==> flow/design.v (excerpt) <==
module pcie_pio_ctrl (
  input          clk,
  input          reset,
  input          tvalid,
  input  [63:0]  tdata,
  output         tready,
  input  [7:0]   tstrb,
  input  [21:0]  tuser,
  input          tlast,
  output [7:0]   cfg_addr,
  output [31:0]  cfg_wr_data,
  output         cfg_rd_cmd,
  output         cfg_wr_cmd,
  input  [31:0]  cfg_rd_data,
  input          cfg_valid,
  output         fifo0_wr_cmd,
  output [131:0] fifo0_wr_data,
  input          fifo0_empty_flag,
  input          fifo0_full_flag,
  input          fifo0_prog_full_flag,
  input          fifo1_full_flag,
  input          fifo1_empty_flag,
  output         fifo1_rd_cmd,
  input  [131:0] fifo1_rd_data,
  input  [7:0]   cfg_bus_number,
  input  [4:0]   cfg_device_number,
  input  [2:0]   cfg_function_number,
  input          lnk_up,
  input          cfg_to_turnoff,
  output         cfg_to_turnoff_ok,
  output         tx_tvalid,
  output [63:0]  tx_tdata,
  input          tx_tready,
  output [7:0]   tx_tstrb,
  output         tx_tlast
);
For scale: about 5,100 cells after synthesis, ~1,400 flip-flops, about 540 I/O pins.
Settings: LEC_CHECK=0, ABC_AREA=0, CAP_MARGIN=20, CELL_PAD_IN_SITES_DETAIL_PLACEMENT=1, CORE_ASPECT_RATIO=1.36, CORE_MARGIN=2, CORE_UTILIZATION=28, GPL_ROUTABILITY_DRIVEN=1, PLACE_DENSITY=0.55, SLEW_MARGIN=20; clock period 5.61 ns.
run.sh (not shown) runs the stock make flow with config.mk's settings and CLKGATE_MAP_FILE=.
The baseline finished with timing, DRC and antenna clean.
Then changed:
Settings changed: ABC_AREA 0 to unset, CELL_PAD_IN_SITES_DETAIL_PLACEMENT 1 to unset, CORE_ASPECT_RATIO 1.36 to unset, CORE_UTILIZATION 28 to 62, CTS_CLUSTER_DIAMETER set to 262, GPL_ROUTABILITY_DRIVEN 1 to unset, PLACE_DENSITY 0.55 to unset.
Clock period 5.61 ns to 4.26 ns, I/O delays scaled along.
The changed run went through all stages and came out clean.
Cell count goes down by 18%.
Area after synthesis does not change.
Utilization rose by 40 points.
Die area fell by 54%.
Non-clock buffer count increases by 16.
Wire length shrinks by 15%.
Hold slack got worse by 0.0060 ns.
Then changed:
Settings changed: CORE_UTILIZATION 62 to 59, CTS_CLUSTER_DIAMETER 262 to unset.
Clock period 4.26 ns to 4.52 ns, I/O delays scaled along.
Worst setup slack gets better by 0.65 ns.
First-iteration DRC count is lower by about 20%.
Sequential share of layout area is about the same.
Cell count went up by 1.2%.
Die area rises by about 5%.
Power came out lower by 5.2%.
Cell area hardly moves.
Routed wire length falls by about 3%.
Register-to-register slack gets better by 0.65 ns.
Via count drops by 1.9%.

---

Starting RTL as in the previous note.
clock: 2.81 ns
lec_check: 0
cap_margin: 20
core_margin: 2
core_utilization: 70
cts_cluster_size: 23
hold_slack_margin: -0.1
setup_slack_margin: 0.5
slew_margin: 20
tns_end_percent: 5
Next try:
Settings changed: CORE_UTILIZATION 70 to 72, CTS_CLUSTER_DIAMETER from default to 262, CTS_CLUSTER_SIZE 23 to 94, HOLD_SLACK_MARGIN -0.1 to default, PLACE_DENSITY from default to 0.41, SETUP_SLACK_MARGIN 0.5 to 0.83, TNS_END_PERCENT 5 to default.
- This time the run never finished: it broke off in global routing (5_1_grt)
- synthesized area stays the same
- synthesized cell count does not change
- die area falls by 2.7%
Next try:
Settings changed: CORE_UTILIZATION 72 to 66, CTS_CLUSTER_DIAMETER 262 to default, CTS_CLUSTER_SIZE 94 to default, PLACE_DENSITY 0.41 to default, SETUP_SLACK_MARGIN 0.83 to 0.72.
Effect: Now the flow went through all stages and came out clean. Synthesized area is unchanged. Synthesized cell count does not change. Die area is higher by 9.0%.

---

v43:
pcie_pio_ctrl again, from the RTL that the note above started with.
clock: 4.38 ns
lec_check: 0
cap_margin: 20
core_margin: 2
core_utilization: 40
cts_cluster_size: 35
slew_margin: 20
Changes in v31 relative to v43:
# v43
export LEC_CHECK = 0
export CAP_MARGIN = 20
export CORE_MARGIN = 2
export CORE_UTILIZATION = 40
export CTS_CLUSTER_SIZE = 35
export SLEW_MARGIN = 20
create_clock -name core_clock -period 4.38 [get_ports {clk}]
# v31
export LEC_CHECK = 0
export ABC_AREA = 1
export CAP_MARGIN = 20
export CORE_MARGIN = 2
export CORE_UTILIZATION = 57
export SLEW_MARGIN = 20
create_clock -name core_clock -period 5.95 [get_ports {clk}]
==> comparison <==
- Comparing the two runs side by side, v31 comes out ahead of v43 on total power of the final layout.
- v43 has a lower critical path data required time than v31.
- NOTE: layout buffer count excluding clock buffers in v31 falls short of that of v43
- Area of the chip in v31 is 0.042 sq mm lower than in v43
- Changes observed in v31 relative to v43: count of TritonRoute iterations in the first routing pass lost 2, least setup slack across all paths after layout lost 0.0051 ns.
- v31 vs. v43: part of the total power dissipated in sequential elements down 0.4 points; clock period minus worst slack rose by 1.58 ns; critical path depth higher; maximum VDD drop decreased 230 uV.
- A worst setup path endpoint of u_enc.tx_tdata[6] is what v43 shows, while u_enc.buffer[61] belongs to v31.
- Against v43, v31 comes in 2.2 points higher on met3 usage in global routing.
Setup changes, v31 to v34
# v31
export LEC_CHECK = 0
export ABC_AREA = 1
export CAP_MARGIN = 20
export CORE_MARGIN = 2
export CORE_UTILIZATION = 57
export SLEW_MARGIN = 20
create_clock -name core_clock -period 5.95 [get_ports {clk}]
# v34
export LEC_CHECK = 0
export CAP_MARGIN = 20
export CORE_MARGIN = 2
export CORE_UTILIZATION = 40
export SLEW_MARGIN = 20
create_clock -name core_clock -period 5.05 [get_ports {clk}]
## What came out
- Against v31, v34 comes in about 35% higher on average cell area after synthesis.
- Die extent in x was lower in the run labelled v31.
- v34 ended up with a higher fraction of standard cell area that is sequential than v31 did.
- Compared with v31, v34 shows global placement routability congestion lower by about 2.7%.
Setup changes, v34 to v27
# v34
export LEC_CHECK = 0
export CAP_MARGIN = 20
export CORE_MARGIN = 2
export CORE_UTILIZATION = 40
export SLEW_MARGIN = 20
create_clock -name core_clock -period 5.05 [get_ports {clk}]
# v27
export LEC_CHECK = 0
export CAP_MARGIN = 30
export CORE_MARGIN = 2
export CORE_UTILIZATION = 40
export HOLD_SLACK_MARGIN = 0.04
export SLEW_MARGIN = 20
create_clock -name core_clock -period 10.0 [get_ports {clk}]
Findings:
Result: PASS for each of v34 and v27. Looking at pre-CTS setup slack, v27 sits 3.37 ns above v34. Post-route cell area: v27 vs v34 — no meaningful difference. Between v27 and v34, the via density per instance does not differ in any meaningful way. The slew at the pin closest to its max-slew limit reported for v27 is smaller than that of v34 by 0.11 ns. Via count essentially unchanged between v34 and v27. v27 against v34: power now sits lower, minimum setup slack in the final design went up, half-perimeter wire length after placement now smaller, share of final layout cell area taken by non-clock buffers decreased 0.24 points, final routed wire length divided by cell count went down by 0.13 microns. Looking at critical path's slowest cell, the sky130_fd_sc_hd__nand2b_1 result is from v34; the sky130_fd_sc_hd__buf_4 one comes from v27.
[inputs] v55 vs v27
# v27
export LEC_CHECK = 0
export CAP_MARGIN = 30
export CORE_MARGIN = 2
export CORE_UTILIZATION = 40
export HOLD_SLACK_MARGIN = 0.04
export SLEW_MARGIN = 20
create_clock -name core_clock -period 10.0 [get_ports {clk}]
# v55
export LEC_CHECK = 0
export CAP_MARGIN = 20
export CORE_MARGIN = 2
export CORE_UTILIZATION = 40
export SETUP_SLACK_MARGIN = -0.38
export SLEW_MARGIN = 20
create_clock -name core_clock -period 5.05 [get_ports {clk}]
## What came out
Final worst-path cycle share in v55 vs v27: up 17 points
Summary of v55 over v27: sequential power went up by about 100%; wire length on met1 went down; non-clock buffer count increased by 1.6% relative to the old numbers; aggregate routed wire length up 1.7%; iteration count of the initial detailed-routing pass +1.
Diff v27 -> v55: sequential cell area fraction in the yosys report was more or less identical; final area was more or less identical.
Inputs modified between v55 and v30:
# v55
export LEC_CHECK = 0
export CAP_MARGIN = 20
export CORE_MARGIN = 2
export CORE_UTILIZATION = 40
export SETUP_SLACK_MARGIN = -0.38
export SLEW_MARGIN = 20
create_clock -name core_clock -period 5.05 [get_ports {clk}]
# v30
export LEC_CHECK = 0
export CAP_MARGIN = 20
export CORE_MARGIN = 2
export CORE_UTILIZATION = 19
export SLEW_MARGIN = 20
create_clock -name core_clock -period 13.2 [get_ports {clk}]
- v30 | stages: all done | timing, DRC, antenna: all pass
- Via count: v30 > v55
- Per the comparison of v30 with v55, clock latency of the later-clocked register in the worst-skew pair increased by 0.05 ns relative to the old numbers, maximum VDD drop decreased 280 uV, combinational fraction of design power held steady.
Power is estimated from default activity; no workload was simulated.
